==> flow/design.v (excerpt) <==
module acc_cpu(
	input clk,
	input rst,
	output [7:0] imem_addr,
	input [15:0] imem_rdata,
	output reg dmem_req,
	output reg dmem_we,
	output reg [7:0] dmem_addr,
	output [7:0] dmem_wdata,
	input dmem_ack,
	input [7:0] dmem_rdata,
	input [7:0] in_data,
	input in_valid,
	output in_ready,
	output [7:0] out_data,
	output out_valid,
	input out_ready,
	output halted,
	output [7:0] acc,
	output flag_c,
	output flag_z,
	output flag_v
);
Size in the first run: about 910 cells after synthesis, ~120 flip-flops, roughly 85 I/O pins.
==> flow/config.mk <==
export PLATFORM = sky130hd
export DESIGN_NAME = acc_cpu
export DESIGN_NICKNAME = acc_cpu
export VERILOG_FILES = /design/flow/design.v
export SDC_FILE = /design/flow/constraint.sdc
export NUM_CORES = 4
export LEC_CHECK = 0
export CAP_MARGIN = 5
export CORE_ASPECT_RATIO = 1.15
export CORE_MARGIN = 7
export CORE_UTILIZATION = 36
export CTS_CLUSTER_DIAMETER = 365
export GPL_ROUTABILITY_DRIVEN = 0
export PLACE_DENSITY_LB_ADDON = 0.26
export SETUP_SLACK_MARGIN = -0.53
export SLEW_MARGIN = 20
export TNS_END_PERCENT = 30
==> flow/constraint.sdc <==
create_clock -name core_clock -period 8.47 [get_ports {clk}]
set_input_delay 1.6940 -clock core_clock [delete_from_list [all_inputs] [get_ports {clk}]]
set_output_delay 1.6940 -clock core_clock [all_outputs]
set_load 0.01 [all_outputs]
run.sh (not shown) runs the stock make flow with config.mk's settings and CLKGATE_MAP_FILE=.
The starting point completed with no timing, DRC or antenna violations.
Then changed:
Settings changed: CAP_MARGIN 5 to 20, CORE_ASPECT_RATIO 1.15 to unset, CORE_MARGIN 7 to 2, CORE_UTILIZATION 36 to 65, CTS_CLUSTER_DIAMETER 365 to unset, GPL_ROUTABILITY_DRIVEN 0 to unset, PLACE_DENSITY set to 0.6, PLACE_DENSITY_LB_ADDON 0.26 to unset, SETUP_SLACK_MARGIN -0.53 to unset, TNS_END_PERCENT 30 to unset.
Clock period 8.47 ns to 4.8 ns, I/O delays scaled along.
- This time the run produced a layout that fails on negative setup slack
- critical path depth increases by 5
- die area decreases by well over a third
- worst hold slack improved by 16 ps
- routed wire length increases by a few percent
- utilization increases by 37 points
- clock power increases by well over a third
- final cell count decreases by a few percent
Then changed:
Settings changed: ABC_AREA set to 1, CORE_UTILIZATION 65 to 40, GPL_TIMING_DRIVEN set to 0.
Clock period 4.8 ns to 7.0 ns, I/O delays scaled along.
With this change the flow passed the timing, DRC and antenna checks.
Clock skew hardly moves.
Wire length climbs slightly.
Worst hold slack is worse by 22 ps.
Worst setup slack improved by 1100 ps.
First-iteration DRC count shrinks by well over a third.
Cell area shrinks by a few percent.
Via count came out lower slightly.
Utilization falls by 29 points.
Power is lower by a quarter to a third.
Then changed:
Settings changed: CORE_ASPECT_RATIO set to 0.5, CORE_UTILIZATION 40 to 47, CTS_CLUSTER_DIAMETER set to 204, CTS_CLUSTER_SIZE set to 99, GPL_TIMING_DRIVEN 0 to unset, TNS_END_PERCENT set to 90.
Result: The changed run produced a clean layout; cell count shrinks by 6.0%; design area came out lower by about 3%; clock-buffer cell count goes down by 2; via count shrinks by about 1.7%.

---

The RTL this note starts from:
==> flow/design.v <==
`timescale 1ns / 1ps
module mux_2x1_rtl(in_0, in_1, select, out);
	input	select;
	input in_0; 
	input in_1;
	output out;
	assign out = (in_0 && ~select) || (in_1 && select);
endmodule
`timescale 1ns / 1ps
module mux_4x1_behavioral(in_0, in_1, in_2, in_3, select, out);
	input in_0;
	input in_1;
	input in_2;
	input in_3;
	input [1:0] select;
	output out;
	reg out;
	always@(select, in_0, in_1, in_2, in_3)
	begin
		case(select)
			2'b00: out = in_0;
			2'b01: out = in_1;
			2'b10: out = in_2;
			2'b11: out = in_3;
		endcase
	end
endmodule
`timescale 1ns / 1ps
module bfa_gl(in_0, in_1, carry_in, result, carry_out);
	input in_0, in_1, carry_in;
	output result, carry_out;
	wire w_xor, w_and_0, w_and_1;
	xor X0(w_xor, in_0, in_1);
	xor X1(result, w_xor, carry_in);
	and A0(w_and_0, w_xor, carry_in);
	and A1(w_and_1, in_0, in_1);
	or O1(carry_out, w_and_0, w_and_1);
endmodule
`timescale 1ns / 1ps
module alu_bitslice(in_a, in_b, in_carry, in_control, out_carry, out_result);
	input in_a, in_b, in_carry;
	input [2:0] in_control;
	wire w_xor_b_c0, w_invert_a, w_and_a_b, w_or_a_b, w_sum, w_2x1;
	output out_result;
	output out_carry;
	xor (w_xor_b_c0, in_b, in_control[0]);
	or  (w_or_a_b, in_a, w_xor_b_c0);
	and (w_and_a_b, in_a, w_xor_b_c0);
	not (w_invert_a, in_a);
	bfa_gl bfa (in_a, w_xor_b_c0, in_carry, w_sum, out_carry);
	mux_2x1_rtl mux_2x1 (w_invert_a, w_xor_b_c0, in_control[0], w_2x1);
	mux_4x1_behavioral mux_4x1 (w_sum, w_or_a_b, w_and_a_b, w_2x1, in_control[2:1], out_result);
endmodule
`timescale 1ns / 1ps
module n_bit_alu(a_in, b_in, control_in, sum_out, carry_out, overflow_out, zero_out);
	parameter n = 8;
	input [7:0] a_in;
	input [7:0] b_in;
	input [2:0] control_in;
	output [7:0] sum_out; 
	output carry_out, overflow_out, zero_out;
	wire [8:0] carry;
	wire is_zero_out;
	and is_zero(is_zero_out, ~sum_out[0], ~sum_out[1], ~sum_out[2], ~sum_out[3], ~sum_out[4], ~sum_out[5], ~sum_out[6], ~sum_out[7]);
	genvar i;
	assign carry_out = carry[n];
	assign overflow_out = carry[n - 1] ^ carry[n];
	assign zero_out = is_zero_out;
	assign carry[0] = control_in[0];
	alu_bitslice adder(a_in[0], b_in[0], carry[0], control_in, carry[1], sum_out[0]); 
	generate 
		for (i = 1; i < n; i = i + 1)
			begin: aluBitGen
				alu_bitslice adder(a_in[i], b_in[i], carry[i], control_in, carry[i+1], sum_out[i]);
			end
	endgenerate
endmodule
`timescale 1ns / 1ps
module acc_cpu(
	input clk,
	input rst,
	output [7:0] imem_addr,
	input [15:0] imem_rdata,
	output reg dmem_req,
	output reg dmem_we,
	output reg [7:0] dmem_addr,
	output [7:0] dmem_wdata,
	input dmem_ack,
	input [7:0] dmem_rdata,
	input [7:0] in_data,
	input in_valid,
	output in_ready,
	output [7:0] out_data,
	output out_valid,
	input out_ready,
	output halted,
	output [7:0] acc,
	output flag_c,
	output flag_z,
	output flag_v
);
parameter S_F0 = 4'd0;    
parameter S_F1 = 4'd1;    
parameter S_DEC = 4'd2;   
parameter S_IND = 4'd3;   
parameter S_MEM = 4'd4;   
parameter S_EX = 4'd5;    
parameter S_ST = 4'd6;    
parameter S_MUL = 4'd7;   
parameter S_DIV = 4'd8;   
parameter S_DIVW = 4'd9;  
parameter S_IN = 4'd10;   
parameter S_OUT = 4'd11;  
parameter S_NX = 4'd12;   
parameter S_HLT = 4'd13;  
reg [3:0] state;
reg [7:0] pc, npc;
reg [15:0] ir;
reg [7:0] ACC;
reg C, Z, V;
reg [7:0] mdata;
reg [7:0] JSRaddrReg;
reg [7:0] InteruptAdrReg;
reg [3:0] HVPIReg;
reg [7:0] MULreg, MULreg2;
reg [7:0] DIVreg;
reg ev_ov, ev_bi, ev_ba;
wire [4:0] op = ir[15:11];
wire [2:0] mode = ir[10:8];
wire [7:0] imm = ir[7:0];
wire is_alu = (op[4:3] == 2'b00);
wire is_ld = (op == 5'b01000);
wire is_st = (op == 5'b01001);
wire is_shl = (op == 5'b01010);
wire is_shr = (op == 5'b01011);
wire is_in = (op == 5'b01100);
wire is_out = (op == 5'b01101);
wire is_hlt = (op == 5'b01110);
wire is_hv = (op == 5'b01111);
wire is_mul = (op == 5'b11000);
wire is_div = (op == 5'b11001);
wire is_br = (op == 5'b11010);
wire is_bz = (op == 5'b11011);
wire is_jsr = (op == 5'b11100);
wire is_rts = (op == 5'b11101);
wire is_rti = (op == 5'b11110);
wire is_bad = (op[4:3] == 2'b10) || (op == 5'b11111);
wire bad_mode = (is_alu || is_ld) && (mode > 3'd2);
reg [7:0] alu_b;
reg [2:0] alu_ctl;
wire [7:0] alu_out;
wire alu_c, alu_v, alu_z;
n_bit_alu ALU(ACC, alu_b, alu_ctl, alu_out, alu_c, alu_v, alu_z);
always @(*) begin
	alu_b = (mode == 3'd0) ? imm : mdata;
	alu_ctl = op[2:0];
	if (state == S_MUL) begin
		alu_b = MULreg2;
		alu_ctl = 3'b000;
	end else if (state == S_DIV) begin
		alu_b = imm;
		alu_ctl = 3'b001;
	end
end
wire ovf_en = (HVPIReg == 4'b0000) || HVPIReg[0];
wire bi_en = (HVPIReg == 4'b0000) || HVPIReg[1];
wire ba_en = (HVPIReg == 4'b0000) || HVPIReg[2];
assign imem_addr = pc;
assign dmem_wdata = ACC;
assign in_ready = (state == S_IN);
assign out_valid = (state == S_OUT);
assign out_data = ACC;
assign halted = (state == S_HLT);
assign acc = ACC;
assign flag_c = C;
assign flag_z = Z;
assign flag_v = V;
always @(posedge clk) begin
	if (rst) begin
		state <= S_F0;
		pc <= 8'd0;
		npc <= 8'd0;
		ir <= 16'd0;
		ACC <= 8'd0;
		C <= 1'b0;
		Z <= 1'b0;
		V <= 1'b0;
		mdata <= 8'd0;
		JSRaddrReg <= 8'd0;
		InteruptAdrReg <= 8'd0;
		HVPIReg <= 4'd0;
		MULreg <= 8'd0;
		MULreg2 <= 8'd0;
		DIVreg <= 8'd0;
		ev_ov <= 1'b0;
		ev_bi <= 1'b0;
		ev_ba <= 1'b0;
		dmem_req <= 1'b0;
		dmem_we <= 1'b0;
		dmem_addr <= 8'd0;
	end else begin
		case (state)
		S_F0: begin
			ev_ov <= 1'b0;
			ev_bi <= 1'b0;
			ev_ba <= 1'b0;
			state <= S_F1;
		end
		S_F1: begin
			ir <= imem_rdata;
			state <= S_DEC;
		end
		S_DEC: begin
			npc <= pc + 8'd1;
			if (bad_mode) begin
				ev_ba <= 1'b1;
				state <= S_NX;
			end else if (is_bad) begin
				ev_bi <= 1'b1;
				state <= S_NX;
			end else if ((is_alu || is_ld) && mode == 3'd1) begin
				dmem_req <= 1'b1;
				dmem_we <= 1'b0;
				dmem_addr <= imm;
				state <= S_MEM;
			end else if ((is_alu || is_ld) && mode == 3'd2) begin
				dmem_req <= 1'b1;
				dmem_we <= 1'b0;
				dmem_addr <= imm;
				state <= S_IND;
			end else if (is_alu || is_ld) begin
				state <= S_EX;
			end else if (is_st) begin
				dmem_req <= 1'b1;
				dmem_we <= 1'b1;
				dmem_addr <= imm;
				state <= S_ST;
			end else if (is_mul) begin
				MULreg <= imm;
				MULreg2 <= ACC;
				state <= S_MUL;
			end else if (is_div) begin
				if (imm == 8'd0) begin
					ACC <= 8'hff;
					state <= S_NX;
				end else begin
					DIVreg <= 8'd0;
					state <= S_DIV;
				end
			end else if (is_in) begin
				state <= S_IN;
			end else if (is_out) begin
				state <= S_OUT;
			end else if (is_hlt) begin
				state <= S_HLT;
			end else begin
				if (is_shl) ACC <= {ACC[6:0], 1'b0};
				if (is_shr) ACC <= {1'b0, ACC[7:1]};
				if (is_hv) HVPIReg <= imm[3:0];
				if (is_br || (is_bz && Z)) npc <= imm;
				if (is_jsr) begin
					JSRaddrReg <= pc + 8'd1;
					npc <= imm;
				end
				if (is_rts) npc <= JSRaddrReg;
				if (is_rti) npc <= InteruptAdrReg;
				state <= S_NX;
			end
		end
		S_IND: begin
			if (dmem_ack) begin
				dmem_req <= 1'b0;
				dmem_addr <= dmem_rdata;
				state <= S_MEM;
			end else if (!dmem_req) begin
				dmem_req <= 1'b1;
			end
		end
		S_MEM: begin
			if (dmem_ack) begin
				dmem_req <= 1'b0;
				mdata <= dmem_rdata;
				state <= S_EX;
			end else begin
				dmem_req <= 1'b1;
			end
		end
		S_EX: begin
			if (is_ld) begin
				ACC <= (mode == 3'd0) ? imm : mdata;
			end else begin
				ACC <= alu_out;
				C <= alu_c;
				Z <= alu_z;
				V <= alu_v;
				ev_ov <= alu_v;
			end
			state <= S_NX;
		end
		S_ST: begin
			if (dmem_ack) begin
				dmem_req <= 1'b0;
				dmem_we <= 1'b0;
				state <= S_NX;
			end
		end
		S_MUL: begin
			ACC <= alu_out;
			MULreg <= MULreg - 8'd1;
			if (MULreg == 8'd2) state <= S_NX;
		end
		S_DIV: begin
			if (alu_c) begin
				ACC <= alu_out;
				DIVreg <= DIVreg + 8'd1;
			end else begin
				state <= S_DIVW;
			end
		end
		S_DIVW: begin
			ACC <= DIVreg;
			state <= S_NX;
		end
		S_IN: begin
			if (in_valid) begin
				ACC <= in_data;
				state <= S_NX;
			end
		end
		S_OUT: begin
			if (out_ready) state <= S_NX;
		end
		S_NX: begin
			if (ev_ov && ovf_en) begin
				InteruptAdrReg <= npc;
				pc <= 8'd100;
			end else if (ev_bi && bi_en) begin
				InteruptAdrReg <= npc;
				pc <= 8'd110;
			end else if (ev_ba && ba_en) begin
				InteruptAdrReg <= npc;
				pc <= 8'd120;
			end else begin
				pc <= npc;
			end
			state <= S_F0;
		end
		S_HLT: begin
		end
		default: state <= S_F0;
		endcase
	end
end
endmodule
make LEC_CHECK=0 CAP_MARGIN=5 CORE_ASPECT_RATIO=1.15 CORE_MARGIN=6 CORE_UTILIZATION=31 CTS_CLUSTER_DIAMETER=365 GPL_ROUTABILITY_DRIVEN=1 MIN_ROUTING_LAYER=met2 PLACE_DENSITY_LB_ADDON=0.2 SETUP_SLACK_MARGIN=-0.53 SLEW_MARGIN=20 TNS_END_PERCENT=5 finish   # period 8.47 ns
Rerun with:
CAP_MARGIN = 20   (was 5)
CORE_ASPECT_RATIO = default   (was 1.15)
CORE_MARGIN = 2   (was 6)
CORE_UTILIZATION = 68   (was 31)
CTS_CLUSTER_DIAMETER = default   (was 365)
CTS_CLUSTER_SIZE = 40   (was default)
GPL_ROUTABILITY_DRIVEN = default   (was 1)
MIN_ROUTING_LAYER = default   (was met2)
PLACE_DENSITY_LB_ADDON = default   (was 0.2)
SETUP_SLACK_MARGIN = -0.35   (was -0.53)
TNS_END_PERCENT = default   (was 5)
clock period = 4.63 ns   (was 8.47 ns; I/O delays follow)
Outcome: The new run completed and failed the layout checks on negative setup slack. Count of clock-buffer cells in the layout grows by 6. Final area grows by 0.59%. Total power grows by 78%. Sequential share of layout area shrinks by 0.16 points. Worst hold slack is better by 16 ps. Cell count shrinks by 11%. Area after synthesis stays the same. Worst setup slack is worse by 2500 ps. Non-clock buffer count grows by 31. Combinational power grows by 100%.
Rerun with:
CORE_UTILIZATION = 58   (was 68)
CTS_CLUSTER_SIZE = default   (was 40)
PLACE_DENSITY = 0.6   (was default)
SETUP_SLACK_MARGIN = default   (was -0.35)
clock period = 5.98 ns   (was 4.63 ns; I/O delays follow)
This time the run passed the timing, DRC and antenna checks.
Die area climbs by about 17%.
Clock-buffer cell count drops by 6.
Worst setup slack gains 510 ps.
Total power drops by 21%.
Critical path depth drops by 3.
Register-to-register slack gains 510 ps.
Non-clock buffer count drops by 23.
Sequential power drops by 23%.
Global-route usage drops by 6.2 points.
First-iteration DRC count drops by about 3%.
Rerun with:
CORE_UTILIZATION = 64   (was 58)
PLACE_DENSITY = default   (was 0.6)
clock period = 5.16 ns   (was 5.98 ns; I/O delays follow)
Outcome:
- power grows by about a fifth
- routed wire length grows by a few percent
- synthesized cell count stays the same
- critical path depth grows by 1
- setup slack gets worse by 120 ps
- final area grows slightly
- area after synthesis stays the same
- final cell count shrinks slightly
No activity file was given, so power comes from the tool's default toggle rates.
